--- flow/constraint.sdc ---
create_clock -name core_clock -period 4.07 [get_ports {clk}]
set_input_delay 0.8140 -clock core_clock [delete_from_list [all_inputs] [get_ports {clk}]]
set_output_delay 0.8140 -clock core_clock [all_outputs]
set_load 0.01 [all_outputs]
--- flow/run.sh ---
#!/bin/bash
# the make line also repeats each setting of config.mk as NAME=value (left out here)
make -C /OpenROAD-flow-scripts/flow DESIGN_CONFIG=/design/flow/config.mk WORK_HOME=/design/flow/orfs CLKGATE_MAP_FILE= finish
--- flow/config.mk ---
export PLATFORM = sky130hd
export DESIGN_NAME = conv1_layer
export DESIGN_NICKNAME = conv1_layer
export VERILOG_FILES = /design/flow/design.v
export SDC_FILE = /design/flow/constraint.sdc
export NUM_CORES = 4
export LEC_CHECK = 0
export CAP_MARGIN = 20
export CORE_MARGIN = 2
export CORE_UTILIZATION = 72
export CTS_CLUSTER_DIAMETER = 400
export SLEW_MARGIN = 20
--- flow/design.v ---
module conv1_buf #(
    parameter WIDTH     = 28,
    parameter HEIGHT    = 28,
    parameter DATA_BITS = 8
)(
    input                        clk,
    input                        rst_n,
    input                        valid_in,
    input  signed [DATA_BITS-1:0] data_in,
    output wire signed [DATA_BITS-1:0] data_out_0,  data_out_1,  data_out_2,  data_out_3,  data_out_4,
    output wire signed [DATA_BITS-1:0] data_out_5,  data_out_6,  data_out_7,  data_out_8,  data_out_9,
    output wire signed [DATA_BITS-1:0] data_out_10, data_out_11, data_out_12, data_out_13, data_out_14,
    output wire signed [DATA_BITS-1:0] data_out_15, data_out_16, data_out_17, data_out_18, data_out_19,
    output wire signed [DATA_BITS-1:0] data_out_20, data_out_21, data_out_22, data_out_23, data_out_24,
    output reg                   valid_out_buf
);
    reg [DATA_BITS-1:0] line1_regs [0:WIDTH-1];
    reg [DATA_BITS-1:0] line2_regs [0:WIDTH-1];
    reg [DATA_BITS-1:0] line3_regs [0:WIDTH-1];
    reg [DATA_BITS-1:0] line4_regs [0:WIDTH-1];
    reg [DATA_BITS-1:0] s0[0:4], s1[0:4], s2[0:4], s3[0:4], s4[0:4];
    reg [$clog2(WIDTH)-1:0]  col_cnt;
    reg [$clog2(HEIGHT)-1:0] row_cnt;
    integer i;
    always @(posedge clk) begin
        if (!rst_n) begin
            col_cnt <= 0;
            row_cnt <= 0;
            valid_out_buf <= 0; 
            for (i = 0; i < 5; i = i + 1) begin
                s0[i] <= 0; s1[i] <= 0; s2[i] <= 0; s3[i] <= 0; s4[i] <= 0;
            end
        end else if (valid_in) begin
            line4_regs[col_cnt] <= line3_regs[col_cnt];
            line3_regs[col_cnt] <= line2_regs[col_cnt];
            line2_regs[col_cnt] <= line1_regs[col_cnt];
            line1_regs[col_cnt] <= data_in;
            s4[0] <= line4_regs[col_cnt]; s4[1] <= s4[0]; s4[2] <= s4[1]; s4[3] <= s4[2]; s4[4] <= s4[3];
            s3[0] <= line3_regs[col_cnt]; s3[1] <= s3[0]; s3[2] <= s3[1]; s3[3] <= s3[2]; s3[4] <= s3[3];
            s2[0] <= line2_regs[col_cnt]; s2[1] <= s2[0]; s2[2] <= s2[1]; s2[3] <= s2[2]; s2[4] <= s2[3];
            s1[0] <= line1_regs[col_cnt]; s1[1] <= s1[0]; s1[2] <= s1[1]; s1[3] <= s1[2]; s1[4] <= s1[3];
            s0[0] <= data_in;             s0[1] <= s0[0]; s0[2] <= s0[1]; s0[3] <= s0[2]; s0[4] <= s0[3];
            if (col_cnt == WIDTH - 1) begin
                col_cnt <= 0;
                if (row_cnt == HEIGHT - 1) row_cnt <= 0;
                else row_cnt <= row_cnt + 1;
            end else begin
                col_cnt <= col_cnt + 1;
            end
            valid_out_buf <= (row_cnt >= 4) && (col_cnt >= 4 && col_cnt <= 27);
        end else begin
            valid_out_buf <= 1'b0;
        end
    end
    assign {data_out_0,  data_out_1,  data_out_2,  data_out_3,  data_out_4}  = {s4[4],s4[3],s4[2],s4[1],s4[0]};
    assign {data_out_5,  data_out_6,  data_out_7,  data_out_8,  data_out_9}  = {s3[4],s3[3],s3[2],s3[1],s3[0]};
    assign {data_out_10, data_out_11, data_out_12, data_out_13, data_out_14} = {s2[4],s2[3],s2[2],s2[1],s2[0]};
    assign {data_out_15, data_out_16, data_out_17, data_out_18, data_out_19} = {s1[4],s1[3],s1[2],s1[1],s1[0]};
    assign {data_out_20, data_out_21, data_out_22, data_out_23, data_out_24} = {s0[4],s0[3],s0[2],s0[1],s0[0]};
endmodule
module conv1_calc (
    input                       clk,
    input                       rst_n,
    input                       valid_out_buf,
    input    signed   [7:0]           data_out_0, data_out_1, data_out_2, data_out_3, data_out_4,
                                data_out_5, data_out_6, data_out_7, data_out_8, data_out_9,
                                data_out_10, data_out_11, data_out_12, data_out_13, data_out_14,
                                data_out_15, data_out_16, data_out_17, data_out_18, data_out_19,
                                data_out_20, data_out_21, data_out_22, data_out_23, data_out_24,
    output reg  signed [11:0]          conv_out_1, conv_out_2, conv_out_3,
    output reg                  valid_out_calc
);
    localparam P_STAGES = 7;  
       wire signed [7:0] b1 = 8'sh88;
       wire signed [7:0] b2 = 8'sh00;
       wire signed [7:0] b3 = 8'sh00;
    function signed [7:0] get_w1(input [4:0] addr);
        case(addr)
            5'd00: get_w1 = 8'sh00; 5'd01: get_w1 = 8'shcd; 5'd02: get_w1 = 8'shf9; 5'd03: get_w1 = 8'shef; 5'd04: get_w1 = 8'sh07; 
            5'd05: get_w1 = 8'sh43; 5'd06: get_w1 = 8'shef; 5'd07: get_w1 = 8'shdd; 5'd08: get_w1 = 8'shee; 5'd09: get_w1 = 8'sh13; 
            5'd10: get_w1 = 8'sh31; 5'd11: get_w1 = 8'sh38; 5'd12: get_w1 = 8'sh34; 5'd13: get_w1 = 8'sh19; 5'd14: get_w1 = 8'shfe; 
            5'd15: get_w1 = 8'sh11; 5'd16: get_w1 = 8'sh0c; 5'd17: get_w1 = 8'shfe; 5'd18: get_w1 = 8'shc8; 5'd19: get_w1 = 8'shb3; 
            5'd20: get_w1 = 8'shf0; 5'd21: get_w1 = 8'she1; 5'd22: get_w1 = 8'sh10; 5'd23: get_w1 = 8'sh3c; 5'd24: get_w1 = 8'sh7f; 
            default: get_w1 = 8'sh00;
        endcase
    endfunction
    function signed [7:0] get_w2(input [4:0] addr);
        case(addr)
            5'd00: get_w2 = 8'sh1e; 5'd01: get_w2 = 8'sh26; 5'd02: get_w2 = 8'sh24; 5'd03: get_w2 = 8'sh2e; 5'd04: get_w2 = 8'she6; 
            5'd05: get_w2 = 8'sh1b; 5'd06: get_w2 = 8'she2; 5'd07: get_w2 = 8'sh01; 5'd08: get_w2 = 8'sh21; 5'd09: get_w2 = 8'sh01; 
            5'd10: get_w2 = 8'sh2b; 5'd11: get_w2 = 8'shff; 5'd12: get_w2 = 8'sh15; 5'd13: get_w2 = 8'sh04; 5'd14: get_w2 = 8'sh0d; 
            5'd15: get_w2 = 8'sh0f; 5'd16: get_w2 = 8'she5; 5'd17: get_w2 = 8'she9; 5'd18: get_w2 = 8'shde; 5'd19: get_w2 = 8'sh2d; 
            5'd20: get_w2 = 8'shef; 5'd21: get_w2 = 8'shf2; 5'd22: get_w2 = 8'sh00; 5'd23: get_w2 = 8'sh13; 5'd24: get_w2 = 8'sh19; 
            default: get_w2 = 8'sh00;
        endcase
    endfunction
    function signed [7:0] get_w3(input [4:0] addr);
        case(addr)
            5'd00: get_w3 = 8'sh1f; 5'd01: get_w3 = 8'sh2f; 5'd02: get_w3 = 8'sh1e; 5'd03: get_w3 = 8'sh19; 5'd04: get_w3 = 8'sh17; 
            5'd05: get_w3 = 8'sh08; 5'd06: get_w3 = 8'sh03; 5'd07: get_w3 = 8'shfa; 5'd08: get_w3 = 8'sh0e; 5'd09: get_w3 = 8'sh28; 
            5'd10: get_w3 = 8'shbb; 5'd11: get_w3 = 8'sh35; 5'd12: get_w3 = 8'sh3f; 5'd13: get_w3 = 8'sh36; 5'd14: get_w3 = 8'sh05; 
            5'd15: get_w3 = 8'shc6; 5'd16: get_w3 = 8'shd5; 5'd17: get_w3 = 8'sh04; 5'd18: get_w3 = 8'shfb; 5'd19: get_w3 = 8'shea; 
            5'd20: get_w3 = 8'sh85; 5'd21: get_w3 = 8'sh80; 5'd22: get_w3 = 8'sh80; 5'd23: get_w3 = 8'sh80; 5'd24: get_w3 = 8'sh80; 
            default: get_w3 = 8'sh00;
        endcase
    endfunction
    reg [7:0] p_s0 [0:24]; 
    reg signed [15:0] product1_s1[0:24], product2_s1[0:24], product3_s1[0:24];
    reg signed [17:0] sum1_s2[0:12], sum2_s2[0:12], sum3_s2[0:12];
    reg signed [17:0] sum1_s3[0:6],  sum2_s3[0:6],  sum3_s3[0:6];
    reg signed [17:0] sum1_s4[0:3],  sum2_s4[0:3],  sum3_s4[0:3];
    reg signed [17:0] sum1_s5[0:1],  sum2_s5[0:1],  sum3_s5[0:1];
    reg signed [18:0] sum1_s6, sum2_s6, sum3_s6;
    reg [P_STAGES-1:0] valid_pipe;
    integer i;  
    always @(posedge clk) begin
        if (!rst_n) begin
            valid_pipe <= 0;
            valid_out_calc <= 0;
            conv_out_1 <= 0;
            conv_out_2 <= 0;
            conv_out_3 <= 0;
            for (i=0; i<25; i=i+1) begin p_s0[i] <= 0; product1_s1[i] <= 0; product2_s1[i] <= 0; product3_s1[i] <= 0; end
            for (i=0; i<13; i=i+1) begin sum1_s2[i] <= 0; sum2_s2[i] <= 0; sum3_s2[i] <= 0; end
            for (i=0; i<7; i=i+1)  begin sum1_s3[i] <= 0; sum2_s3[i] <= 0; sum3_s3[i] <= 0; end
            for (i=0; i<4; i=i+1)  begin sum1_s4[i] <= 0; sum2_s4[i] <= 0; sum3_s4[i] <= 0; end
            for (i=0; i<2; i=i+1)  begin sum1_s5[i] <= 0; sum2_s5[i] <= 0; sum3_s5[i] <= 0; end
            sum1_s6 <= 0; sum2_s6 <= 0; sum3_s6 <= 0;
        end else begin
            valid_pipe <= {valid_pipe[P_STAGES-2:0], valid_out_buf};
            valid_out_calc <= valid_pipe[P_STAGES-1];
            if (valid_out_buf) begin
                p_s0[0] <= data_out_0; p_s0[1] <= data_out_1; p_s0[2] <= data_out_2; p_s0[3] <= data_out_3; p_s0[4] <= data_out_4;
                p_s0[5] <= data_out_5; p_s0[6] <= data_out_6; p_s0[7] <= data_out_7; p_s0[8] <= data_out_8; p_s0[9] <= data_out_9;
                p_s0[10] <= data_out_10; p_s0[11] <= data_out_11; p_s0[12] <= data_out_12; p_s0[13] <= data_out_13; p_s0[14] <= data_out_14;
                p_s0[15] <= data_out_15; p_s0[16] <= data_out_16; p_s0[17] <= data_out_17; p_s0[18] <= data_out_18; p_s0[19] <= data_out_19;
                p_s0[20] <= data_out_20; p_s0[21] <= data_out_21; p_s0[22] <= data_out_22; p_s0[23] <= data_out_23; p_s0[24] <= data_out_24;
            end
            for (i = 0; i < 25; i = i + 1) begin
                product1_s1[i] <= $signed(p_s0[i]) * get_w1(i);
                product2_s1[i] <= $signed(p_s0[i]) * get_w2(i);
                product3_s1[i] <= $signed(p_s0[i]) * get_w3(i);
            end
            for (i = 0; i < 12; i = i + 1) begin
                sum1_s2[i] <= product1_s1[2*i] + product1_s1[2*i+1];
                sum2_s2[i] <= product2_s1[2*i] + product2_s1[2*i+1];
                sum3_s2[i] <= product3_s1[2*i] + product3_s1[2*i+1];
            end
            sum1_s2[12] <= product1_s1[24]; sum2_s2[12] <= product2_s1[24]; sum3_s2[12] <= product3_s1[24];
            for (i = 0; i < 6; i = i + 1) begin
                sum1_s3[i] <= sum1_s2[2*i] + sum1_s2[2*i+1];
                sum2_s3[i] <= sum2_s2[2*i] + sum2_s2[2*i+1];
                sum3_s3[i] <= sum3_s2[2*i] + sum3_s2[2*i+1];
            end
            sum1_s3[6] <= sum1_s2[12]; sum2_s3[6] <= sum2_s2[12]; sum3_s3[6] <= sum3_s2[12];
            sum1_s4[0] <= sum1_s3[0] + sum1_s3[1]; sum1_s4[1] <= sum1_s3[2] + sum1_s3[3]; sum1_s4[2] <= sum1_s3[4] + sum1_s3[5]; sum1_s4[3] <= sum1_s3[6];
            sum2_s4[0] <= sum2_s3[0] + sum2_s3[1]; sum2_s4[1] <= sum2_s3[2] + sum2_s3[3]; sum2_s4[2] <= sum2_s3[4] + sum2_s3[5]; sum2_s4[3] <= sum2_s3[6];
            sum3_s4[0] <= sum3_s3[0] + sum3_s3[1]; sum3_s4[1] <= sum3_s3[2] + sum3_s3[3]; sum3_s4[2] <= sum3_s3[4] + sum3_s3[5]; sum3_s4[3] <= sum3_s3[6];
            sum1_s5[0] <= sum1_s4[0] + sum1_s4[1]; sum1_s5[1] <= sum1_s4[2] + sum1_s4[3];
            sum2_s5[0] <= sum2_s4[0] + sum2_s4[1]; sum2_s5[1] <= sum2_s4[2] + sum2_s4[3];
            sum3_s5[0] <= sum3_s4[0] + sum3_s4[1]; sum3_s5[1] <= sum3_s4[2] + sum3_s4[3];
            sum1_s6 <= sum1_s5[0] + sum1_s5[1];
            sum2_s6 <= sum2_s5[0] + sum2_s5[1];
            sum3_s6 <= sum3_s5[0] + sum3_s5[1];
            if (valid_pipe[P_STAGES-1]) begin
                conv_out_1 <= ($signed(sum1_s6) >>> 7) + b1;
                conv_out_2 <= ($signed(sum2_s6) >>> 7) + b2;
                conv_out_3 <= ($signed(sum3_s6) >>> 7) + b3;
            end 
        end
    end
endmodule
 module conv1_layer (
   input clk,
   input rst_n,
   input valid_in,
   input signed [7:0] data_in,
   output signed [11:0] conv_out_1, conv_out_2, conv_out_3,
   output valid_out_conv
 );
 wire signed [7:0] data_out_0, data_out_1, data_out_2, data_out_3, data_out_4,
  data_out_5, data_out_6, data_out_7, data_out_8, data_out_9,
  data_out_10, data_out_11, data_out_12, data_out_13, data_out_14,
  data_out_15, data_out_16, data_out_17, data_out_18, data_out_19,
  data_out_20, data_out_21, data_out_22, data_out_23, data_out_24;
 wire valid_out_buf;
 conv1_buf #(.WIDTH(28), .HEIGHT(28), .DATA_BITS(8)) conv1_buf(
   .clk(clk),
   .rst_n(rst_n),
   .valid_in(valid_in),
   .data_in(data_in),
   .data_out_0(data_out_0),
   .data_out_1(data_out_1),
   .data_out_2(data_out_2),
   .data_out_3(data_out_3),
   .data_out_4(data_out_4),
   .data_out_5(data_out_5),
   .data_out_6(data_out_6),
   .data_out_7(data_out_7),
   .data_out_8(data_out_8),
   .data_out_9(data_out_9),
   .data_out_10(data_out_10),
   .data_out_11(data_out_11),
   .data_out_12(data_out_12),
   .data_out_13(data_out_13),
   .data_out_14(data_out_14),
   .data_out_15(data_out_15),
   .data_out_16(data_out_16),
   .data_out_17(data_out_17),
   .data_out_18(data_out_18),
   .data_out_19(data_out_19),
   .data_out_20(data_out_20),
   .data_out_21(data_out_21),
   .data_out_22(data_out_22),
   .data_out_23(data_out_23),
   .data_out_24(data_out_24),
   .valid_out_buf(valid_out_buf)
 );
 conv1_calc conv1_calc(
   .clk(clk),
   .rst_n(rst_n),
   .valid_out_buf(valid_out_buf),
   .data_out_0(data_out_0),
   .data_out_1(data_out_1),
   .data_out_2(data_out_2),
   .data_out_3(data_out_3),
   .data_out_4(data_out_4),
   .data_out_5(data_out_5),
   .data_out_6(data_out_6),
   .data_out_7(data_out_7),
   .data_out_8(data_out_8),
   .data_out_9(data_out_9),
   .data_out_10(data_out_10),
   .data_out_11(data_out_11),
   .data_out_12(data_out_12),
   .data_out_13(data_out_13),
   .data_out_14(data_out_14),
   .data_out_15(data_out_15),
   .data_out_16(data_out_16),
   .data_out_17(data_out_17),
   .data_out_18(data_out_18),
   .data_out_19(data_out_19),
   .data_out_20(data_out_20),
   .data_out_21(data_out_21),
   .data_out_22(data_out_22),
   .data_out_23(data_out_23),
   .data_out_24(data_out_24),
   .conv_out_1(conv_out_1),
   .conv_out_2(conv_out_2),
   .conv_out_3(conv_out_3),
   .valid_out_calc(valid_out_conv)
 );
 endmodule
==> out/summary.txt, run 1 <==
1st-pass router iterations: 6
FP Util: 72.38%
Clk buf depth: 4
Routed wire length: 524.7 mm
Int Power: 56.95 mW
Initial DRC count: 12280
Area share, top type: 27.55%
Core area: 265100 um^2
Outcome: finished with violations
Vias in the first global route: 135100
Worst Path Buf+Inv: 6
Yosys cell count: 18220
Yosys stat area: 191900 um^2
Reg-to-Reg Start: conv1_calc.p_s0[24][6]
Worst Skew: 0.09224 ns
Reg2Reg Depth: 18
Hold depth: 2
Final hold slack: 0.2765 ns
Slew HR: 20.61%
Seq group: 36.5 mW
Die width: 520.2 um
Most common cell in the synthesized netlist: dfxtp_1
Worst-margin pin slew: 1.182 ns
Critical path's slowest cell: fa_1
XOR Share, Synth: 5.473%
Clk power: 34.8 mW
Gate power share: 2.7%
CTS Buf Count: 363
Drt via density: 6.078
Pwr dens: 344.3 nW/um^2
OpenROAD warning count: 227
Synth flops: 3536
Crit path launch: conv1_calc.p_s0[24][6]
DR WL/cell: 23.36 um
Reg-to-reg setup timing slack: -0.21 ns
Seq pwr share: 49.8%
Placer Congestion: 0.9512
Final setup margin: -0.2100 ns
Fraction of registers with async set/reset: 0%
Hold Fails Final Rpt: 0
Post-route minimum period: 4.280 ns
Adder-cell area share of the yosys netlist: 21.59%
Sw power: 16.28 mW
Dpl cell area: 199200 um^2
Crit path max-delay family: adder cells
Num rows: 189
Fillers: 16400
Simple Share, Synth: 11.79%
Die Span Y: 520.2 um
Dpl hpwl: 370.3 mm
Area Overhead vs Synth: 10.85%
Critical path depth: 18
CTS root buf: clkbuf_16
DRC: 0
Crit path DRT: 4.86 ns
Critical path capture point: conv1_calc.product1_s1[24][15]
Top non-seq family: adder cells
Min-delay src: valid_in
Warnings from Yosys: 23
Remaining Overflow, GRT: 0
Hold Path Sink: conv1_buf.s3[0][6]
Nets: 21590
P_comb: 1.95 mW
Clk ins delay skew pair: 1.00 ns
Clock Power Share: 47.5%
Design area: 212700 um^2
Top pwr grp: registers
Top area cell types: dfxtp_1 (28%), ha_1 (15%), edfxtp_1 (14%), fa_1 (6.2%), nor2_1 (4.4%)
Synth area leader: dfxtp_1
Failed Checks: setup timing
Synth Seq Share: 41.57%
Mean post-synth cell area: 10.53 um^2
Antenna violations before repair: 33
# IOs: 48
Peak supply drop: 750.5 uV
H-tree depth: 5
Global-route wire length before repair: 789.7 mm
Clock sink count: 3536
Leak Pwr: 96.91 nW
Final ANT Viol Nets: 0
Fraction of the cycle the final worst path needs: 105.2%
Cells after synthesis: 18220
Clock-pin slew on the worst setup and hold paths: 0.08 ns
Unrepaired setup endpoints after global routing: yes
Final Setup Violations: 3
Pin count of the biggest net entering global routing: 188
Flip-flops with a built-in enable: 896
GRT Overall Usage: 37.94%
Yosys cell types: 89
Aoi share: 10.08%
Crit path max fanout: 4
Crit-path max cell delay: 0.60 ns
Chip area: 270600 um^2
R2r endpoint: conv1_calc.product1_s1[24][15]
Crit end category: flip-flop
Switching fraction of total power: 22.23%
Min-Delay Path Class: in -> reg
Synth Flop Type: dfxtp_1
Final slew viol count: 0
Fmax: 233.6 MHz
Commonest cells in the netlist: dfxtp_1 (2640), ha_1 (2361), nor2_1 (2263), inv_1 (1578), edfxtp_1 (896)
Crit path kind: reg -> reg
CTS tree: yes
Net Count, Synth: 21180
Mapped cell area: 191900 um^2
Vias: 136500
Mux cell area share after synthesis: 5.426%
Crit path cell chain: clkinvlp_4 > buf_6 > ha_4 > inv_2 > fa_1 > inv_2 > fa_1 > inv_2 > fa_1 > inv_2 > ha_4 > a21o_1 > a21o_1 > a21o_1 > a21o_1 > a31oi_2 > xnor2_1 > nor2_1
IO Port Bufs: 47
Number of max-cap violations: 0
Pwr Total: 73.24 mW
Crit start category: flip-flop
Crit path DAT: 5.07 ns
-- metal layers --
metal	wire [um]	part of all wire, %	GRT usage (%)	vias up
li1	-	-	-	63720
met1	207800	40	48.81	65090
met2	241100	46	61.84	5911
met3	41030	7.8	5.481	1794
met4	34670	6.6	21.17	16
met5	118	0.022	0	-
-- repair_timing --
action                     CTS  global route
resized                     64           153
hold buffers                 0             0
buffers inserted             7            19
setup endpoints to repair   24            55
pin swaps                   29            91
-- per-stage QoR --
step                instances  util [%]  setup TNS, ns  setup slack [ns]
global route            22450     80.22         -1.251           -0.2337
global placement        21770     75.16              0          0.007425
CTS                     22440     79.93       -0.07025          -0.07025
detailed placement      21770     75.16        -0.2388          -0.07319
finish                  22460     80.23        -0.4461           -0.2100
floorplan               18220         -        -0.1299           -0.1299
-- area by class of cell --
type / count / area [um^2] / share of cell area [%]
Sequential cell: 3536 / 79880 / 37.56
Antenna cell: 11 / 27.53 / 0.01294
Multi-Input combinational cell: 12630 / 105400 / 49.54
Clock inverter: 176 / 2106 / 0.9901
Tap cell: 3533 / 4420 / 2.078
Clock buffer: 485 / 10220 / 4.807
Timing Repair Buffer: 516 / 4710 / 2.214
Inverter: 1580 / 5946 / 2.796
==> run 2, diff against run 1 <==
- ABC_AREA: unset -> 1
- CAP_MARGIN: 20 -> 5
- CORE_UTILIZATION: 72 -> 44
- CTS_CLUSTER_DIAMETER: 400 -> 385
- HOLD_SLACK_MARGIN: unset -> 0.06
- MAX_ROUTING_LAYER: unset -> met4
- MIN_ROUTING_LAYER: unset -> met1
- PLACE_DENSITY: unset -> 0.81
- SLEW_MARGIN: 20 -> 25
- clock period: 4.07 -> 4.97 ns (I/O delays scaled with it)
==> run 2 against run 1 <==
  * The run now finishes clean
  * First-iteration DRC count increased by 42%
  * Worst hold slack improved by 0.12 ns
  * Setup slack improved by 0.87 ns
  * Clock skew increased by 0.032 ns
  * Wire length increased by 13%
  * Register-to-register slack improved by 0.87 ns
  * Highest routed layer is now met4
==> out/summary.txt, run 2 <==
Clock Power Share: 47.8% (+0.3 points)
# IOs: 48 (unchanged)
M3 GR Usage: 2.565% (-2.9 points)
Hold Path Sink: conv1_calc.sum1_s2[5][1]
Unrepaired setup endpoints after global routing: no
Chip area: 478800 um^2 (+77%)
Critical path's slowest cell: dfxtp_1
Reg-to-Reg Start: conv1_calc.p_s0[24][6]
Synth Flop Type: dfxtp_1
Synth area leader: dfxtp_1
Final ANT Viol Nets: 0 (unchanged)
Simple Share, Synth: 19.46% (+7.7 points)
TNS Setup: 0 ns (+0.4461 ns)
Fraction of the cycle the final worst path needs: 86.70% (-18 points)
GR Layer Usage met2: 38.28% (-24 points)
Yosys stat area: 208200 um^2 (+8.5%)
Post-route minimum period: 4.309 ns (+0.02895 ns)
CTS tree: yes
Crit start category: flip-flop
Crit-path max cell delay: 0.62 ns (+0.02 ns)
Synth Seq Share: 38.30% (-3.3 points)
Top pwr grp: registers
Min-Delay Path Class: reg -> reg
CTS Buf Count: 368 (+1.4%)
Gate power share: 3.2% (+0.5 points)
Fillers: 44470 (+170%)
Nets: 29280 (+36%)
Clk buf depth: 4 (unchanged)
Most Frequent Cell on Critical Path: inv_1
Design area: 228500 um^2 (+7.4%)
Initial DRC count: 17490 (+42%)
Mapped cell area: 208200 um^2 (+8.5%)
Outcome: no timing/DRC/antenna violations
Num rows: 252 (+33%)
Aoi share: 13.23% (+3.2 points)
Drt via density: 5.324 (-12%)
Net Count, Synth: 29300 (+38%)
Antenna violations before repair: 31 (-6.1%)
Yosys cell types: 51 (-43%)
R2r endpoint: conv1_calc.product1_s1[24][14]
Final slew viol count: 0 (unchanged)
Crit path kind: reg -> reg
Clock-pin slew on the worst setup and hold paths: 0.06 ns (-0.02 ns)
Seq group: 30.0 mW (-18%)
Final core utilization: 48.50% (-32 points)
Remaining Overflow, GRT: 0 (unchanged)
Crit path DRT: 5.90 ns (+1.04 ns)
# hold bufs at CTS: 0 (unchanged)
Slew HR: 28.28% (+7.7 points)
Flip-flops with a built-in enable: 896 (unchanged)
Synth flops: 3536 (unchanged)
Peak supply drop: 289.1 uV (-61%)
DR WL/cell: 17.99 um (-23%)
Most common cell in the synthesized netlist: nand2_1
Post-CTS resize count: 0 (-100%)
Global-route wire length before repair: 919.7 mm (+16%)
Met1 GRT Util: 33.89% (-15 points)
1st-pass router iterations: 7 (+1)
Register area: 79770 um^2 (-0.13%)
Seq pwr share: 48.9% (-0.9 points)
Top area cell types: dfxtp_1 (25%), ha_1 (14%), edfxtp_1 (13%), nand2_1 (9.4%), inv_1 (6.9%)
Dpl cell area: 215500 um^2 (+8.2%)
Pwr dens: 267.9 nW/um^2 (-22%)
Area Overhead vs Synth: 9.726%
Worst Skew: 0.1247 ns (+0.03241 ns)
Clk ins delay skew pair: 1.04 ns (+0.04 ns)
Reg2Reg Depth: 16 (-2)
Crit path launch: conv1_calc.p_s0[24][6]
Reg-to-reg setup timing slack: 0.66 ns (+0.87 ns)
Worst Path Buf+Inv: 4 (-2)
Hold Fails Final Rpt: 0 (unchanged)
Die width: 691.9 um (+33%)
DRC: 0 (unchanged)
Leak Pwr: 112.9 nW (+17%)
FP Util: 44.20% (-28 points)
H-tree depth: 5 (unchanged)
Critical path depth: 16 (-2)
Crit end category: flip-flop
Setup bufs post-CTS: 0 (-7)
XOR Share, Synth: 0.9296% (-4.5 points)
Dpl hpwl: 443.4 mm (+20%)
Crit path max fanout: 10 (+6)
Area share, top type: 25.38% (-2.2 points)
Vias: 175000 (+28%)
Routed wire length: 591.3 mm (+13%)
Clock sink count: 3536 (unchanged)
Clk power: 29.3 mW (-16%)
Yosys cell count: 26330 (+45%)
Grt peak-use layer: met2
Top non-seq family: adder cells
Worst-margin pin slew: 1.076 ns (-0.1066 ns)
Die Span Y: 691.9 um (+33%)
Core area: 471100 um^2 (+78%)
Cells after synthesis: 26330 (+45%)
Placer Congestion: 0.9763 (+2.6%)
Final Setup Violations: 0 (-3)
Sw power: 13.95 mW (-14%)
P_comb: 1.98 mW (about the same)
Comb area: 111700 um^2 (+6.0%)
Mux cell area share after synthesis: 0.01442% (-5.4 points)
Mean post-synth cell area: 7.907 um^2 (-25%)
Commonest cells in the netlist: nand2_1 (5195), inv_1 (3801), nor2_1 (2846), dfxtp_1 (2640), a21oi_1 (2511)
Hold depth: 2 (unchanged)
Vias in the first global route: 164500 (+22%)
Crit path DAT: 5.24 ns (+0.17 ns)
Fraction of registers with async set/reset: 0% (unchanged)
IO Port Bufs: 47 (unchanged)
Pin count of the biggest net entering global routing: 209 (+11%)
OpenROAD warning count: 247 (+8.8%)
Switching fraction of total power: 22.78% (+0.55 points)
Fmax: 232.1 MHz (-0.67%)
Warnings from Yosys: 23 (unchanged)
Min-delay src: conv1_calc.product1_s1[10][1]
Number of max-cap violations: 0 (unchanged)
CTS root buf: clkbuf_16
Crit path max-delay family: adder cells
Crit path cell chain: inv_1 > ha_1 > xnor2_1 > fa_1 > inv_1 > fa_1 > inv_1 > fa_1 > inv_1 > ha_1 > nand2_1 > nor3_1 > nand3_1 > nand3_1 > o21ai_0 > a21oi_1
Adder-cell area share of the yosys netlist: 19.89% (-1.7 points)
GRT Overall Usage: 24.65% (-13 points)
Pwr Total: 61.20 mW (-16%)
Int Power: 47.26 mW (-17%)
Critical path capture point: conv1_calc.product1_s1[24][14]
==> run 2: cell type report <==
type                            count  share of cell area, %
Antenna cell                       17                0.01862
Clock buffer                      475                  4.437
Tap cell                         6223                  3.408
Timing Repair Buffer              196                 0.8543
Sequential cell                  3536                  34.92
Clock inverter                    206                  1.199
Inverter                         3819                  6.292
Multi-Input combinational cell  18390                  48.87
==> run 2: per-layer routing <==
metal | wire length, um | up-vias | part of all wire [%]
met1 | 265700 | 81260 | 45
met4 | 20830 | 0 | 3.5
met5 | 0 | - | 0
met2 | 261600 | 6368 | 44
met3 | 43170 | 1050 | 7.3
li1 | - | 86290 | -
==> run 2: through the flow <==
step,std cells,setup WS [ns],hold WS [ns]
floorplan,26330,0.5660,0.3905
CTS,32850,0.6163,0.3894
detailed placement,32170,0.6360,0.3947
global placement,32170,0.6452,0.3932
global route,32850,0.2398,0.4220
finish,32860,0.6611,0.3951
==> run 3, diff against run 2 <==
- ABC_AREA: 1 -> unset
- CAP_MARGIN: 5 -> 20
- CORE_UTILIZATION: 44 -> 40
- CTS_CLUSTER_DIAMETER: 385 -> unset
- HOLD_SLACK_MARGIN: 0.06 -> unset
- MAX_ROUTING_LAYER: met4 -> unset
- MIN_ROUTING_LAYER: met1 -> unset
- PLACE_DENSITY: 0.81 -> unset
- SLEW_MARGIN: 25 -> 20
- clock period: 4.97 -> 8.11 ns (I/O delays scaled with it)
==> run 3 against run 2 <==
  * Still clean on timing, DRC and antenna
  * Core utilization fell by 3.9 points
  * Clock skew fell by 0.021 ns
  * Clock power is 36% lower
  * Synthesized cell count down 31%
  * Wire length decreased by 19%
  * Combinational power fell by 58%
  * Maximum frequency shrank 12%
  * Cell area down 6.7%
==> out/summary.txt, run 3 <==
Outcome: no timing/DRC/antenna violations
Unrepaired setup endpoints after global routing: no
Top area cell types: dfxtp_1 (28%), ha_1 (15%), edfxtp_1 (14%), fa_1 (6.2%), nor2_1 (4.4%)
Hold Path Sink: conv1_calc.sum1_s2[12][12]
Clock sink count: 3536 (unchanged)
Sw power: 8.337 mW (-40%)
Min-Delay Path Class: reg -> reg
FP Util: 40.14% (-4.1 points)
Slew HR: 28.07% (-0.20 points)
Critical path capture point: conv1_calc.product3_s1[12][14]
1st-pass router iterations: 6 (-1)
Wire length on met3: 16.43 mm (-62%)
Seq pwr share: 48.2% (-0.7 points)
Final ANT Viol Nets: 0 (unchanged)
Clk power: 18.8 mW (-36%)
Fraction of the cycle the final worst path needs: 60.18% (-27 points)
Most common cell in the synthesized netlist: dfxtp_1
Remaining Overflow, GRT: 0 (unchanged)
Yosys cell count: 18220 (-31%)
Comb area: 104500 um^2 (-6.4%)
Clk buf depth: 4 (unchanged)
Num rows: 254 (+0.79%)
OpenROAD warning count: 229 (-7.3%)
Int Power: 29.65 mW (-37%)
Mean post-synth cell area: 10.53 um^2 (+33%)
Post-Place Cells: 24270 (-25%)
Worst-margin pin slew: 1.065 ns (-0.01090 ns)
Aoi share: 10.08% (-3.2 points)
Area Overhead vs Synth: 11.15%
Global-route wire length before repair: 739.3 mm (-20%)
Hold depth: 1 (-1)
WL met1: 228.7 mm (-14%)
CTS Buf Count: 389 (+5.7%)
Crit-path max cell delay: 0.95 ns (+0.33 ns)
P_comb: 0.831 mW (-58%)
Synth Flop Type: dfxtp_1
Die width: 696.6 um (+0.67%)
Cells after synthesis: 18220 (-31%)
Yosys cell types: 89 (+75%)
Crit path DRT: 8.88 ns (+2.98 ns)
Reg-to-reg setup timing slack: 3.23 ns (+2.57 ns)
Die Span Y: 696.6 um (+0.67%)
Reg-to-Reg Start: conv1_calc.p_s0[12][7]
Flip-flops with a built-in enable: 896 (unchanged)
Nets: 21230 (-27%)
Fmax: 204.9 MHz (-12%)
Crit path max-delay family: adder cells
# hold bufs at CTS: 0 (unchanged)
Seq group: 18.3 mW (-39%)
DR WL/cell: 19.10 um (+6.2%)
Leak Pwr: 95.39 nW (-16%)
Pwr dens: 178.1 nW/um^2 (-34%)
Number of max-cap violations: 0 (unchanged)
IO Port Bufs: 47 (unchanged)
XOR Share, Synth: 5.473% (+4.5 points)
Warnings from Yosys: 23 (unchanged)
Crit start category: flip-flop
Yosys stat area: 191900 um^2 (-7.9%)
Chip area: 485200 um^2 (+1.4%)
Crit path max fanout: 22 (+12)
Crit path cell chain: inv_1 > fa_1 > inv_1 > fa_1 > inv_1 > fa_1 > inv_1 > ha_1 > a21o_1 > a21o_1 > a21oi_1 > o21ai_0 > a21oi_1 > xor2_1 > nor2_1
Peak supply drop: 248.7 uV (-14%)
DR top layer: met5
R2r endpoint: conv1_calc.product3_s1[12][14]
Pin count of the biggest net entering global routing: 219 (+4.8%)
GRT Overall Usage: 19.38% (-5.3 points)
Reg2Reg Depth: 15 (-1)
# IOs: 48 (unchanged)
Worst Skew: 0.1038 ns (-0.02090 ns)
Initial DRC count: 7444 (-57%)
Synth Seq Share: 41.57% (+3.3 points)
Setup bufs post-CTS: 0 (unchanged)
Post-route insts no fill: 24990 (-24%)
Met2 WL: 219.1 mm (-16%)
Post-CTS resize count: 0 (unchanged)
Hold Fails Final Rpt: 0 (unchanged)
Clock-pin slew on the worst setup and hold paths: 0.06 ns (about the same)
Min-delay src: conv1_calc.product1_s1[24][12]
Crit path DAT: 5.65 ns (+0.41 ns)
DRC: 0 (unchanged)
Crit end category: flip-flop
Post-route minimum period: 4.880 ns (+0.5714 ns)
Crit path launch: conv1_calc.p_s0[12][7]
Worst Path Buf+Inv: 4 (unchanged)
Simple Share, Synth: 11.79% (-7.7 points)
Mapped cell area: 191900 um^2 (-7.9%)
H-tree depth: 5 (unchanged)
Core area: 478000 um^2 (+1.5%)
Critical path depth: 15 (-1)
Area share, top type: 27.55% (+2.2 points)
Routed wire length: 477.5 mm (-19%)
Fraction of registers with async set/reset: 0% (unchanged)
Clock Power Share: 49.6% (+1.8 points)
Net Count, Synth: 21180 (-28%)
Placer Congestion: 0.8816 (-9.7%)
CTS tree: yes
Clk ins delay skew pair: 1.01 ns (-0.03 ns)
Switching fraction of total power: 21.95% (-0.84 points)
Top non-seq family: adder cells
Vias in the first global route: 125800 (-24%)
Commonest cells in the netlist: dfxtp_1 (2640), ha_1 (2361), nor2_1 (2263), inv_1 (1578), edfxtp_1 (896)
Final slew viol count: 0 (unchanged)
TNS Setup: 0 ns (unchanged)
Crit path kind: reg -> reg
Register area: 79780 um^2 (about the same)
Dpl hpwl: 358.0 mm (-19%)
Critical path's slowest cell: dfxtp_1
Drt via density: 5.063 (-4.9%)
Vias: 126500 (-28%)
Antenna violations before repair: 18 (-42%)
Final Setup Violations: 0 (unchanged)
CTS root buf: clkbuf_16
Fillers: 45030 (+1.3%)
Adder-cell area share of the yosys netlist: 21.59% (+1.7 points)
Gate power share: 2.2% (-1.0 points)
Mux cell area share after synthesis: 5.426% (+5.4 points)
Most Frequent Cell on Critical Path: inv_1
Synth flops: 3536 (unchanged)
Top pwr grp: the clock network
Synth area leader: dfxtp_1
-- run 3: area by class of cell --
cell class | instances | share of cell area, %
Timing Repair Buffer | 132 | 0.6008
Clock inverter | 208 | 1.389
Sequential cell | 3536 | 37.41
Tap cell | 6400 | 3.755
Multi-Input combinational cell | 12630 | 49.01
Antenna cell | 4 | 0.004694
Inverter | 1580 | 2.785
Clock buffer | 506 | 5.046
-- run 3: per-stage QoR --
step | setup slack [ns] | instance area (um^2) | total power, mW | utilization [%] | hold slack [ns]
3_5_place_dp | 3.268 | 199500 | 19.56 | 41.74 | 0.4169
6_report | 3.230 | 213300 | 37.99 | 44.62 | 0.4263
5_1_grt | 2.841 | 213200 | 39.12 | 44.61 | 0.4389
2_1_floorplan | 3.026 | 191900 | 19.21 | - | 0.4119
4_1_cts | 3.234 | 213200 | 38.42 | 44.61 | 0.4288
3_3_place_gp | 3.317 | 199500 | 19.55 | 41.74 | 0.4146
-- run 3: routing by layer --
metal / track usage (%) / vias to the layer above
met5: 0 / -
met2: 31.94 / 1994
li1: - / 62950
met1: 27.12 / 60970
met4: 5.245 / 2
met3: 1.901 / 605
==> run 4, diff against run 3 <==
- ABC_AREA: unset -> 1
- CORE_UTILIZATION: 40 -> 70
- CTS_CLUSTER_SIZE: unset -> 72
- clock period: 8.11 -> 3.37 ns (I/O delays scaled with it)
==> run 4 against run 3 <==
  * The layout now fails its checks (setup timing)
  * Synthesized area is 8.5% higher
  * Critical path type unchanged
  * First-iteration DRC count rose to 2.9 times the previous value
  * Setup slack worse by 3.5 ns
  * Die size shrank 38%
  * Count of clock-buffer cells in the layout down 29
==> out/summary.txt, run 4 <==
R2r endpoint: conv1_calc.product1_s1[24][11]
Fmax: 277.4 MHz (+35%)
# IOs: 48 (unchanged)
Final Setup Violations: 61 (+61)
Vias: 185200 (+46%)
Placer Congestion: 1.011 (+15%)
CTS Buf Count: 365 (-6.2%)
Dpl cell area: 217900 um^2 (+9.2%)
Crit-path max cell delay: 0.56 ns (-0.39 ns)
Routed wire length: 630.8 mm (+32%)
Crit path DAT: 4.44 ns (-1.21 ns)
Switching fraction of total power: 22.95% (+1.0 points)
Die width: 549.4 um (-21%)
Mapped cell area: 208200 um^2 (+8.5%)
Crit path kind: reg -> reg
1st-pass router iterations: 12 (+6)
Nets: 29920 (+41%)
OpenROAD warning count: 250 (+9.2%)
Flip-flops with a built-in enable: 896 (unchanged)
Leak Pwr: 116.7 nW (+22%)
Post-route minimum period: 3.604 ns (-1.276 ns)
Critical path depth: 16 (+1)
Clock sink count: 3536 (unchanged)
Worst Path Buf+Inv: 4 (unchanged)
Comb area: 115500 um^2 (+11%)
DRC: 0 (unchanged)
Crit start category: flip-flop
Critical path capture point: conv1_calc.product1_s1[24][11]
Pwr Total: 89.76 mW (+140%)
CTS tree: yes
Seq pwr share: 49.2% (+1.0 points)
GRT Overall Usage: 40.22% (+21 points)
Register area: 79970 um^2 (+0.23%)
Final slew viol count: 0 (unchanged)
Hold Fails Final Rpt: 0 (unchanged)
Most Frequent Cell on Critical Path: fa_1
Final core utilization: 79.21% (+35 points)
Fraction of the cycle the final worst path needs: 107.0% (+47 points)
Warnings from Yosys: 23 (unchanged)
Vias in the first global route: 175500 (+40%)
Synth Flop Type: dfxtp_1
Min-Delay Path Class: in -> reg
Pre-CTS setup slack: -0.2497 ns (-3.518 ns)
Clock Power Share: 47.4% (-2.2 points)
Top non-seq family: adder cells
Yosys stat area: 208200 um^2 (+8.5%)
Most common cell in the synthesized netlist: nand2_1
Die Span Y: 549.4 um (-21%)
Drt via density: 5.934 (+17%)
Simple Share, Synth: 19.46% (+7.7 points)
Area share, top type: 25.38% (-2.2 points)
H-tree depth: 5 (unchanged)
Antenna violations before repair: 34 (+16)
Hold depth: 3 (+2)
Core area: 296500 um^2 (-38%)
Sw power: 20.60 mW (+150%)
Min-delay src: rst_n
Aoi share: 13.23% (+3.2 points)
P_comb: 3.06 mW (+270%)
Dpl hpwl: 456.4 mm (+27%)
Unrepaired setup endpoints after global routing: yes
Global-route wire length before repair: 958.2 mm (+30%)
Top area cell types: dfxtp_1 (25%), ha_1 (14%), edfxtp_1 (13%), nand2_1 (9.4%), inv_1 (6.9%)
Crit path max-delay family: adder cells
Clk power: 42.5 mW (+130%)
Peak supply drop: 531.5 uV (+110%)
Area Overhead vs Synth: 12.80%
Synth flops: 3536 (unchanged)
Gate power share: 3.4% (+1.2 points)
Num rows: 200 (-21%)
Outcome: finished with violations
Commonest cells in the netlist: nand2_1 (5195), inv_1 (3801), nor2_1 (2846), dfxtp_1 (2640), a21oi_1 (2511)
Final setup margin: -0.2344 ns (-3.464 ns)
Seq group: 44.2 mW (+140%)
FP Util: 70.22% (+30 points)
Design area: 234900 um^2 (+10%)
Reg2Reg Depth: 16 (+1)
Yosys cell types: 51 (-43%)
Reg-to-reg setup timing slack: -0.23 ns (-3.46 ns)
Int Power: 69.16 mW (+130%)
Top pwr grp: registers
Pwr dens: 382.2 nW/um^2 (+110%)
Crit path cell chain: fa_1 > inv_2 > fa_1 > inv_2 > fa_1 > inv_1 > fa_1 > inv_2 > ha_4 > nand2_4 > o21ai_4 > nor2_2 > o21ai_2 > nand2_1 > nand2_1 > nor2_1
Critical path's slowest cell: fa_1
Crit path DRT: 4.20 ns (-4.68 ns)
Reg-to-Reg Start: conv1_calc.p_s0[24][5]
IO Port Bufs: 47 (unchanged)
Worst-margin pin slew: 1.125 ns (+0.05994 ns)
Worst Skew: 0.1149 ns (+0.01114 ns)
Adder-cell area share of the yosys netlist: 19.89% (-1.7 points)
Synth Seq Share: 38.30% (-3.3 points)
Chip area: 301800 um^2 (-38%)
Synth area leader: dfxtp_1
Net Count, Synth: 29300 (+38%)
Remaining Overflow, GRT: 0 (unchanged)
Cells after synthesis: 26330 (+45%)
Slew HR: 24.77% (-3.3 points)
Crit path max fanout: 6 (-73%)
Number of max-cap violations: 0 (unchanged)
CTS root buf: clkbuf_16
Pin count of the biggest net entering global routing: 215 (-1.8%)
Fillers: 20080 (-55%)
Final ANT Viol Nets: 0 (unchanged)
XOR Share, Synth: 0.9296% (-4.5 points)
Clk ins delay skew pair: 1.00 ns (about the same)
Clk buf depth: 4 (unchanged)
Failed Checks: setup timing
Crit end category: flip-flop
Crit path launch: conv1_calc.p_s0[24][5]
Fraction of registers with async set/reset: 0% (unchanged)
Yosys cell count: 26330 (+45%)
DR WL/cell: 20.21 um (+5.8%)
Initial DRC count: 21280 (+190%)
Clock-pin slew on the worst setup and hold paths: 0.06 ns (about the same)
Mean post-synth cell area: 7.907 um^2 (-25%)
Mux cell area share after synthesis: 0.01442% (-5.4 points)
## run 4: per-layer routing
metal	GRT usage, %	up-vias	share of wire, %
li1	-	87630	-
met1	52.56	85650	39
met2	63.73	9670	45
met3	6.767	2231	9.7
met4	22.16	28	6.4
met5	0	-	0.029
## run 4: layout make-up
type / count / area share [%]
timing repair buffer: 842 / 3.138
inverter: 3819 / 6.146
clock inverter: 188 / 1.030
tap: 3939 / 2.098
sequential: 3536 / 34.05
antenna: 21 / 0.02237
multi-input combinational: 18390 / 49.19
clock buffer: 477 / 4.329
## run 4: through the flow
step	hold slack, ns	instances	setup TNS, ns
4_1_cts	0.1566	31140	-3.047
2_1_floorplan	0.3905	26330	-1.489
5_1_grt	0.2461	31200	-15.80
6_report	0.2737	31210	-6.477
3_5_place_dp	0.3947	30450	-8.171
3_3_place_gp	0.3926	30450	-6.188
## run 4: repair_timing
item | CTS | global route
pin swaps | 127 | 276
resized | 241 | 651
setup endpoints to repair | 93 | 180
buffers inserted | 22 | 59
hold buffers | 1 | 0
hold endpoints to repair | 1 | 0
==> run 5, diff against run 4 <==
- ABC_AREA: 1 -> unset
- CORE_UTILIZATION: 70 -> 62
- CTS_CLUSTER_SIZE: 72 -> unset
- clock period: 3.37 -> 5.51 ns (I/O delays scaled with it)
==> run 5 against run 4 <==
  * Sequential share of layout area grew 3.9 points
  * Synthesized area fell by 7.9%
  * Sequential power down 39%
  * Cell area is 11% lower
  * Critical path type unchanged
  * The run now finishes clean
  * Critical endpoint is now conv1_calc.product3_s1[10][15]
  * First-iteration DRC count shrank 58%
  * Critical path depth fell by 1
  * Worst hold slack improved by 0.099 ns
  * Maximum frequency decreased by 25%
  * Register-to-register slack better by 0.96 ns
==> out/summary.txt, run 5 <==
Drt via density: 5.650 (-4.8%)
Adder-cell area share of the yosys netlist: 21.59% (+1.7 points)
Worst Skew: 0.07612 ns (-0.03877 ns)
Slew HR: 10.77% (-14 points)
Aoi share: 10.08% (-3.2 points)
DRC: 0 (unchanged)
Fraction of the cycle the final worst path needs: 86.79% (-20 points)
Register area: 79780 um^2 (-0.24%)
Clk power: 25.8 mW (-39%)
Crit path cell chain: ha_1 > fa_1 > ha_1 > inv_1 > fa_1 > inv_1 > ha_1 > a21o_1 > a21o_1 > a2111oi_2 > nor3_1 > a2111oi_2 > a21oi_1 > xnor2_1 > nor2_1
Pwr dens: 257.1 nW/um^2 (-33%)
DR WL/cell: 21.15 um (+4.7%)
IO Port Bufs: 47 (unchanged)
P_comb: 1.26 mW (-59%)
Synth flops: 3536 (unchanged)
Post-CTS resize count: 0 (-100%)
Antenna violations before repair: 38 (+12%)
Yosys cell types: 89 (+75%)
Final ANT Viol Nets: 0 (unchanged)
Min-delay src: conv1_calc.sum1_s2[12][14]
Dpl hpwl: 364.5 mm (-20%)
DR top layer: met5
Post-route insts no fill: 22760 (-27%)
Seq group: 27.0 mW (-39%)
Fmax: 209.1 MHz (-25%)
Synth area leader: dfxtp_1
Reg2Reg Depth: 15 (-1)
Critical path depth: 15 (-1)
Placer Congestion: 0.9174 (-9.2%)
Switching fraction of total power: 21.74% (-1.2 points)
Post-Place Cells: 22060 (-28%)
WL met1: 224.8 mm (-9.6%)
Area Overhead vs Synth: 9.462%
Mapped cell area: 191900 um^2 (-7.9%)
Comb area: 104500 um^2 (-9.5%)
Seq pwr share: 49.9% (+0.7 points)
Vias: 128600 (-31%)
Crit path max-delay family: adder cells
Cells after synthesis: 18220 (-31%)
Worst Path Buf+Inv: 2 (-2)
Clock Power Share: 47.7% (+0.3 points)
Min-Delay Path Class: reg -> reg
Die width: 560.3 um (+2.0%)
CTS Buf Count: 372 (+1.9%)
# hold bufs at CTS: 0 (-1)
R2r endpoint: conv1_calc.product3_s1[10][15]
Crit path max fanout: 11 (+5)
1st-pass router iterations: 6 (-6)
Clock-pin slew on the worst setup and hold paths: 0.06 ns (about the same)
Critical path capture point: conv1_calc.product3_s1[10][15]
Critical path's slowest cell: dfxtp_1
Routed wire length: 481.5 mm (-24%)
CTS tree: yes
Crit-path max cell delay: 0.64 ns (+0.08 ns)
Flip-flops with a built-in enable: 896 (unchanged)
CTS root buf: clkbuf_16
Wire length on met3: 23.84 mm (-61%)
Num rows: 204 (+2.0%)
Leak Pwr: 95.32 nW (-18%)
Reg-to-reg setup timing slack: 0.73 ns (+0.96 ns)
Pin count of the biggest net entering global routing: 182 (-15%)
Die Span Y: 560.3 um (+2.0%)
Warnings from Yosys: 23 (unchanged)
Synth Flop Type: dfxtp_1
Yosys stat area: 191900 um^2 (-7.9%)
OpenROAD warning count: 219 (-12%)
Global-route wire length before repair: 740.0 mm (-23%)
Crit end category: flip-flop
Clk buf depth: 4 (unchanged)
Clk ins delay skew pair: 0.98 ns (-0.02 ns)
H-tree depth: 5 (unchanged)
Int Power: 42.25 mW (-39%)
Pwr Total: 53.99 mW (-40%)
Most Frequent Cell on Critical Path: ha_1
Peak supply drop: 342.0 uV (-36%)
Yosys cell count: 18220 (-31%)
Chip area: 313900 um^2 (+4.0%)
Hold depth: 1 (-2)
Crit path DAT: 5.56 ns (+1.12 ns)
Area share, top type: 27.55% (+2.2 points)
Most common cell in the synthesized netlist: dfxtp_1
Top area cell types: dfxtp_1 (28%), ha_1 (15%), edfxtp_1 (14%), fa_1 (6.2%), nor2_1 (4.4%)
# IOs: 48 (unchanged)
Post-route minimum period: 4.782 ns (+1.178 ns)
Crit path launch: conv1_calc.p_s0[10][4]
Initial DRC count: 8960 (-58%)
GRT Overall Usage: 30.39% (-9.8 points)
Fillers: 24410 (+22%)
Net Count, Synth: 21180 (-28%)
Outcome: no timing/DRC/antenna violations
Gate power share: 2.3% (-1.1 points)
Nets: 21280 (-29%)
Hold Fails Final Rpt: 0 (unchanged)
Core area: 308300 um^2 (+4.0%)
Hold Path Sink: conv1_calc.sum1_s3[6][14]
Reg-to-Reg Start: conv1_calc.p_s0[10][4]
Crit path DRT: 6.29 ns (+2.09 ns)
Worst-margin pin slew: 1.329 ns (+0.2039 ns)
XOR Share, Synth: 5.473% (+4.5 points)
TNS Setup: 0 ns (+6.477 ns)
Crit start category: flip-flop
Setup bufs post-CTS: 0 (-100%)
Final slew viol count: 0 (unchanged)
Top non-seq family: adder cells
Mux cell area share after synthesis: 5.426% (+5.4 points)
Unrepaired setup endpoints after global routing: no
Remaining Overflow, GRT: 0 (unchanged)
FP Util: 62.23% (-8.0 points)
Synth Seq Share: 41.57% (+3.3 points)
Number of max-cap violations: 0 (unchanged)
Vias in the first global route: 125900 (-28%)
Fraction of registers with async set/reset: 0% (unchanged)
Crit path kind: reg -> reg
Commonest cells in the netlist: dfxtp_1 (2640), ha_1 (2361), nor2_1 (2263), inv_1 (1578), edfxtp_1 (896)
Top pwr grp: registers
Simple Share, Synth: 11.79% (-7.7 points)
Clock sink count: 3536 (unchanged)
Met2 WL: 219.1 mm (-22%)
Final Setup Violations: 0 (-100%)
Mean post-synth cell area: 10.53 um^2 (+33%)
Sw power: 11.74 mW (-43%)
[run 5: routing by layer]
layer	vias up	global-route usage (%)
li1	63040	-
met1	62050	43.40
met2	2876	49.16
met3	641	3.188
met4	6	8.498
met5	-	0
[run 5: layout make-up]
| type | count | area share [%] |
|---|---|---|
| diodes | 12 | 0.01430 |
| clock buffers | 497 | 4.975 |
| clock inverters | 189 | 1.056 |
| inverters | 1580 | 2.827 |
| multi-input cells | 12630 | 49.76 |
| flip-flops and latches | 3536 | 37.99 |
| well taps | 4120 | 2.454 |
| repair buffers | 203 | 0.9222 |
[run 5: through the flow]
| step | setup WS (ns) | area [um^2] | utilization [%] | hold WS (ns) |
|---|---|---|---|---|
| 2_1_floorplan | 0.4264 | 191900 | - | 0.4119 |
| 3_3_place_gp | 0.7906 | 197300 | 63.99 | 0.4140 |
| 3_5_place_dp | 0.7748 | 197300 | 63.99 | 0.4169 |
| 4_1_cts | 0.7312 | 210000 | 68.10 | 0.3871 |
| 5_1_grt | 0.4426 | 210000 | 68.11 | 0.4291 |
| 6_report | 0.7277 | 210000 | 68.11 | 0.3727 |
==> run 6, diff against run 5 <==
- ABC_AREA: unset -> 1
- CAP_MARGIN: 20 -> 35
- CELL_PAD_IN_SITES_GLOBAL_PLACEMENT: unset -> 1
- CORE_ASPECT_RATIO: unset -> 0.54
- CORE_UTILIZATION: 62 -> 27
- CTS_CLUSTER_SIZE: unset -> 16
- GPL_ROUTABILITY_DRIVEN: unset -> 0
- PLACE_DENSITY_LB_ADDON: unset -> 0.24
- SLEW_MARGIN: 20 -> 10
- clock period: 5.51 -> 3.46 ns (I/O delays scaled with it)
==> run 6 against run 5 <==
  * Sequential cell count unchanged
  * Wire length increased by 61%
  * Core utilization decreased by 36 points
  * Die size increased by 150%
  * Sequential power increased by about 60%
  * Combinational power increased to 2.7 times the previous value
  * Synthesized area increased by 8.5%
  * Critical path type unchanged
  * Register-to-register slack got worse by 0.97 ns
  * Clock power increased by 71%
  * The layout now fails its checks (setup timing)
==> out/summary.txt, run 6 <==
Fraction of the cycle the final worst path needs: 107.1% (+20 points)
Crit path max-delay family: adder cells
Crit path launch: conv1_calc.p_s0[24][5]
Post-route minimum period: 3.706 ns (-1.076 ns)
Mean post-synth cell area: 7.907 um^2 (-25%)
H-tree depth: 5 (unchanged)
Int Power: 68.50 mW (+62%)
Critical path capture point: conv1_calc.product1_s1[24][8]
Most common cell in the synthesized netlist: nand2_1
Clock Power Share: 48.7% (+1.0 points)
Clock sink count: 3536 (unchanged)
Yosys stat area: 208200 um^2 (+8.5%)
Synth flops: 3536 (unchanged)
Cells after synthesis: 26330 (+45%)
Failed Checks: setup timing
Unrepaired setup endpoints after global routing: yes
Reg-to-Reg Start: conv1_calc.p_s0[24][5]
Clk ins delay skew pair: 1.09 ns (+0.11 ns)
Fmax: 269.8 MHz (+29%)
P_comb: 3.37 mW (+170%)
Pre-CTS setup slack: -0.2709 ns (-1.046 ns)
Synth area leader: dfxtp_1
Area share, top type: 25.38% (-2.2 points)
Simple Share, Synth: 19.46% (+7.7 points)
Mux cell area share after synthesis: 0.01442% (-5.4 points)
Critical path's slowest cell: fa_1
Sw power: 21.95 mW (+87%)
Number of max-cap violations: 0 (unchanged)
Fraction of registers with async set/reset: 0% (unchanged)
Pin count of the biggest net entering global routing: 165 (-9.3%)
Crit path cell chain: fa_1 > inv_1 > fa_1 > inv_1 > fa_1 > inv_1 > fa_1 > inv_2 > ha_4 > a21oi_2 > o21ai_2 > nor2_2 > buf_4 > o21ai_0 > a21oi_1
Final slew viol count: 0 (unchanged)
CTS tree: yes
Fillers: 81250 (+230%)
Pwr Total: 90.45 mW (+68%)
Crit path DRT: 4.41 ns (-1.88 ns)
Core area: 766900 um^2 (+150%)
1st-pass router iterations: 6 (unchanged)
Peak supply drop: 366.9 uV (+7.3%)
Worst-margin pin slew: 1.028 ns (-0.3013 ns)
TNS Setup: -2.760 ns (-2.760 ns)
Final Setup Violations: 22 (+22)
Global-route wire length before repair: 1129 mm (+53%)
Aoi share: 13.23% (+3.2 points)
Slew HR: 31.50% (+21 points)
Crit path kind: reg -> reg
DR WL/cell: 20.47 um (-3.2%)
Die width: 1.199 mm (+110%)
Final core utilization: 31.89% (-36 points)
Remaining Overflow, GRT: 0 (unchanged)
IO Port Bufs: 47 (unchanged)
Drt via density: 4.674 (-17%)
Crit end category: flip-flop
XOR Share, Synth: 0.9296% (-4.5 points)
R2r endpoint: conv1_calc.product1_s1[24][8]
Die Span Y: 649.3 um (+16%)
Switching fraction of total power: 24.27% (+2.5 points)
Worst Path Buf+Inv: 5 (+3)
Hold depth: 3 (+2)
CTS root buf: clkbuf_16
Clk power: 44.0 mW (+71%)
# IOs: 48 (unchanged)
Routed wire length: 772.9 mm (+61%)
Area Overhead vs Synth: 17.46%
Seq group: 43.1 mW (+60%)
Top pwr grp: the clock network
Critical path depth: 15 (unchanged)
Design area: 244600 um^2 (+16%)
Clk buf depth: 5 (+1)
Initial DRC count: 16520 (+84%)
Adder-cell area share of the yosys netlist: 19.89% (-1.7 points)
Yosys cell types: 51 (-43%)
Crit path max fanout: 6 (-5)
Most Frequent Cell on Critical Path: fa_1
Final ANT Viol Nets: 0 (unchanged)
Reg2Reg Depth: 15 (unchanged)
Yosys cell count: 26330 (+45%)
Hold Path Sink: conv1_calc.product1_s1[9][2]
Seq pwr share: 47.6% (-2.3 points)
Crit path DAT: 4.65 ns (-0.91 ns)
Gate power share: 3.7% (+1.4 points)
Nets: 30160 (+42%)
Worst Skew: 0.1130 ns (+0.03691 ns)
Crit-path max cell delay: 0.54 ns (-0.10 ns)
Outcome: finished with violations
Flip-flops with a built-in enable: 896 (unchanged)
OpenROAD warning count: 238 (+8.7%)
Final setup margin: -0.2461 ns (-0.9738 ns)
Warnings from Yosys: 23 (unchanged)
FP Util: 27.15% (-35 points)
Crit start category: flip-flop
Hold Fails Final Rpt: 0 (unchanged)
Chip area: 778600 um^2 (+150%)
Dpl hpwl: 602.6 mm (+65%)
GRT Overall Usage: 19.27% (-11 points)
Vias: 176500 (+37%)
Synth Flop Type: dfxtp_1
Antenna violations before repair: 89 (+130%)
Leak Pwr: 118.0 nW (+24%)
Register area: 79920 um^2 (+0.17%)
Synth Seq Share: 38.30% (-3.3 points)
Dpl cell area: 227700 um^2 (+15%)
Mapped cell area: 208200 um^2 (+8.5%)
Vias in the first global route: 163300 (+30%)
Clock-pin slew on the worst setup and hold paths: 0.07 ns (about the same)
Comb area: 115100 um^2 (+10%)
Top area cell types: dfxtp_1 (25%), ha_1 (14%), edfxtp_1 (13%), nand2_1 (9.4%), inv_1 (6.9%)
Min-Delay Path Class: in -> reg
Net Count, Synth: 29300 (+38%)
Top non-seq family: adder cells
Num rows: 236 (+16%)
Min-delay src: rst_n
CTS Buf Count: 391 (+5.1%)
DRC: 0 (unchanged)
Pwr dens: 369.8 nW/um^2 (+44%)
Commonest cells in the netlist: nand2_1 (5195), inv_1 (3801), nor2_1 (2846), dfxtp_1 (2640), a21oi_1 (2511)
Reg-to-reg setup timing slack: -0.25 ns (-0.97 ns)
==> run 6: layer usage <==
layer	wire [um]	part of all wire (%)	track usage, %
met3	59020	7.6	4.130
met4	9242	1.2	2.391
met5	126	0.016	0
met2	253600	33	22.40
met1	450800	58	34.13
==> run 6: layout make-up <==
class	count	share of cell area, %
multi-input cells	18390	47.07
flip-flops and latches	3536	32.68
inverters	3819	5.896
well taps	10230	5.236
clock buffers	504	4.424
repair buffers	1058	3.819
clock inverters	182	0.8503
diodes	32	0.03274
==> run 6: stage by stage <==
| stage | hold slack (ns) | cells |
|---|---|---|
| detailed placement | 0.3954 | 36970 |
| CTS | 0.009366 | 37670 |
| finish | 0.09627 | 37760 |
| global route | 0.06055 | 37730 |
| global placement | 0.3966 | 36970 |
| floorplan | 0.3905 | 26330 |
==> run 6: repair_timing <==
| item | 4_1_cts | 5_1_grt |
|---|---|---|
| endpoints found under the setup margin | 83 | 161 |
| setup buffers | 10 | 54 |
| pin swaps | 89 | 222 |
| hold buffers | 1 | 0 |
| resized | 201 | 583 |
| hold endpoints to repair | 3 | 0 |
==> run 7, diff against run 6 <==
- ABC_AREA: 1 -> unset
- CAP_MARGIN: 35 -> 20
- CELL_PAD_IN_SITES_GLOBAL_PLACEMENT: 1 -> unset
- CORE_ASPECT_RATIO: 0.54 -> unset
- CORE_MARGIN: 2 -> 8
- CORE_UTILIZATION: 27 -> 40
- CTS_CLUSTER_SIZE: 16 -> unset
- GPL_ROUTABILITY_DRIVEN: 0 -> unset
- PLACE_DENSITY: unset -> 0.63
- PLACE_DENSITY_LB_ADDON: 0.24 -> unset
- SLEW_MARGIN: 10 -> 20
- clock period: 3.46 -> 5.0 ns (I/O delays scaled with it)
==> run 7 against run 6 <==
  * Now clean on timing, DRC and antenna
  * Cell area shrank 12%
  * Non-clock buffer count shrank 832
  * Synthesized area fell by 7.9%
  * Maximum frequency decreased by 21%
  * Synthesized cell count is 31% lower
  * Via count decreased by 28%
  * Total power decreased by 33%
  * Largest cell class unchanged
==> out/summary.txt, run 7 <==
Crit path kind: reg -> reg
Num rows: 254 (+7.6%)
Clk buf depth: 4 (-1)
Reg2Reg Depth: 17 (+2)
Vias: 127400 (-28%)
Aoi share: 10.08% (-3.2 points)
Critical path capture point: conv1_calc.product1_s1[6][14]
Net Count, Synth: 21180 (-28%)
Area share, top type: 27.55% (+2.2 points)
Post-route minimum period: 4.698 ns (+0.9915 ns)
Mean post-synth cell area: 10.53 um^2 (+33%)
Initial DRC count: 8033 (-51%)
Crit path launch: conv1_calc.p_s0[6][2]
Clk ins delay skew pair: 1.04 ns (-0.05 ns)
Worst Skew: 0.08437 ns (-0.02866 ns)
Warnings from Yosys: 23 (unchanged)
Mux cell area share after synthesis: 5.426% (+5.4 points)
Die width: 708.6 um (-41%)
Slew HR: 31.01% (-0.48 points)
Fraction of registers with async set/reset: 0% (unchanged)
Crit start category: flip-flop
Fmax: 212.9 MHz (-21%)
TNS Setup: 0 ns (+2.760 ns)
Number of max-cap violations: 0 (unchanged)
Area Overhead vs Synth: 11.54%
H-tree depth: 5 (unchanged)
R2r endpoint: conv1_calc.product1_s1[6][14]
Core area: 478300 um^2 (-38%)
Setup bufs post-CTS: 0 (-10)
Switching fraction of total power: 22.00% (-2.3 points)
Crit path max-delay family: adder cells
Crit path DAT: 5.49 ns (+0.84 ns)
Routed wire length: 492.3 mm (-36%)
Min-delay src: conv1_calc.sum1_s2[12][9]
# IOs: 48 (unchanged)
Pwr dens: 284.7 nW/um^2 (-23%)
Antenna violations before repair: 27 (-70%)
Clock Power Share: 49.0% (+0.3 points)
FP Util: 40.11% (+13 points)
Yosys stat area: 191900 um^2 (-7.9%)
Critical path depth: 17 (+2)
Worst-margin pin slew: 1.027 ns (-0.0006611 ns)
DRC: 0 (unchanged)
Nets: 21320 (-29%)
Flip-flops with a built-in enable: 896 (unchanged)
Gate power share: 2.3% (-1.4 points)
Adder-cell area share of the yosys netlist: 21.59% (+1.7 points)
Int Power: 47.52 mW (-31%)
Reg-to-reg setup timing slack: 0.30 ns (+0.55 ns)
Top area cell types: dfxtp_1 (28%), ha_1 (15%), edfxtp_1 (14%), fa_1 (6.2%), nor2_1 (4.4%)
CTS root buf: clkbuf_16
Synth Seq Share: 41.57% (+3.3 points)
Most Frequent Cell on Critical Path: inv_1
Clk power: 29.8 mW (-32%)
Final Setup Violations: 0 (-100%)
Yosys cell count: 18220 (-31%)
Post-Place Cells: 24370 (-34%)
Most common cell in the synthesized netlist: dfxtp_1
Min-Delay Path Class: reg -> reg
CTS tree: yes
Crit path max fanout: 5 (-1)
Seq group: 29.7 mW (-31%)
Final core utilization: 44.74% (+13 points)
Crit path DRT: 5.80 ns (+1.39 ns)
Final hold slack: 0.3939 ns (+0.2977 ns)
Pin count of the biggest net entering global routing: 160 (-3.0%)
1st-pass router iterations: 6 (unchanged)
Critical path's slowest cell: fa_1
Unrepaired setup endpoints after global routing: no
Sw power: 13.40 mW (-39%)
Post-route insts no fill: 25080 (-34%)
P_comb: 1.38 mW (-59%)
Chip area: 502100 um^2 (-36%)
Vias in the first global route: 126400 (-23%)
Hold depth: 1 (-2)
CTS Buf Count: 380 (-2.8%)
Drt via density: 5.081 (+8.7%)
Yosys cell types: 89 (+75%)
Global-route wire length before repair: 753.6 mm (-33%)
Crit path cell chain: inv_1 > fa_1 > inv_1 > ha_1 > fa_1 > inv_1 > fa_1 > inv_1 > ha_1 > a21o_1 > a21oi_1 > o21ai_0 > a2111oi_1 > nor3_1 > a31oi_1 > xnor2_1 > nor2_1
Leak Pwr: 95.83 nW (-19%)
Placer Congestion: 0.8991
Synth flops: 3536 (unchanged)
IO Port Bufs: 47 (unchanged)
Top non-seq family: adder cells
Dpl hpwl: 373.4 mm (-38%)
Pwr Total: 60.93 mW (-33%)
Clock sink count: 3536 (unchanged)
DR WL/cell: 19.63 um (-4.1%)
Die Span Y: 708.6 um (+9.1%)
Hold Path Sink: conv1_calc.sum1_s3[6][9]
Synth Flop Type: dfxtp_1
OpenROAD warning count: 226 (-5.0%)
Simple Share, Synth: 11.79% (-7.7 points)
Commonest cells in the netlist: dfxtp_1 (2640), ha_1 (2361), nor2_1 (2263), inv_1 (1578), edfxtp_1 (896)
Mapped cell area: 191900 um^2 (-7.9%)
Seq pwr share: 48.7% (+1.1 points)
Peak supply drop: 296.5 uV (-19%)
Crit end category: flip-flop
Top pwr grp: the clock network
Cells after synthesis: 18220 (-31%)
Worst Path Buf+Inv: 4 (-1)
Final ANT Viol Nets: 0 (unchanged)
Remaining Overflow, GRT: 0 (unchanged)
Crit-path max cell delay: 0.56 ns (+0.02 ns)
Fraction of the cycle the final worst path needs: 93.95% (-13 points)
Reg-to-Reg Start: conv1_calc.p_s0[6][2]
Outcome: no timing/DRC/antenna violations
XOR Share, Synth: 5.473% (+4.5 points)
Clock-pin slew on the worst setup and hold paths: 0.06 ns (about the same)
Hold Fails Final Rpt: 0 (unchanged)
Final slew viol count: 0 (unchanged)
GRT Overall Usage: 19.14% (-0.13 points)
Synth area leader: dfxtp_1
-- run 7: area by class of cell --
class,instances,area (um^2)
Tap cell,6400,8008
Fill cell,44580,264300
Clock buffer,487,10430
Antenna cell,16,40.04
Clock inverter,210,2949
Sequential cell,3536,79780
Multi-Input combinational cell,12630,104500
Inverter,1580,5938
Timing Repair Buffer,226,2347
-- run 7: layer usage --
layer | track usage (%) | part of all wire, % | routed length [um]
met1 | 26.20 | 47 | 229400
met2 | 31.76 | 46 | 226600
met3 | 1.957 | 3.9 | 19040
met4 | 6.270 | 3.5 | 17270
met5 | 0 | 0.0079 | 39
-- run 7: stage by stage --
| step | instance area, um^2 | setup WS (ns) |
|---|---|---|
| after global placement | 200600 | 0.3926 |
| after detailed placement | 200600 | 0.3781 |
| after global routing | 214000 | 0.01202 |
| after CTS | 214000 | 0.3910 |
| after floorplan | 191900 | 0.1422 |
| final | 214000 | 0.3025 |
-- run 7: what timing repair did --
action	CTS	global route
hold buffers	0	0
gates resized	0	1
endpoints found under the setup margin	0	1
hold endpoints to repair	0	0
Power is estimated from default activity; no workload was simulated.
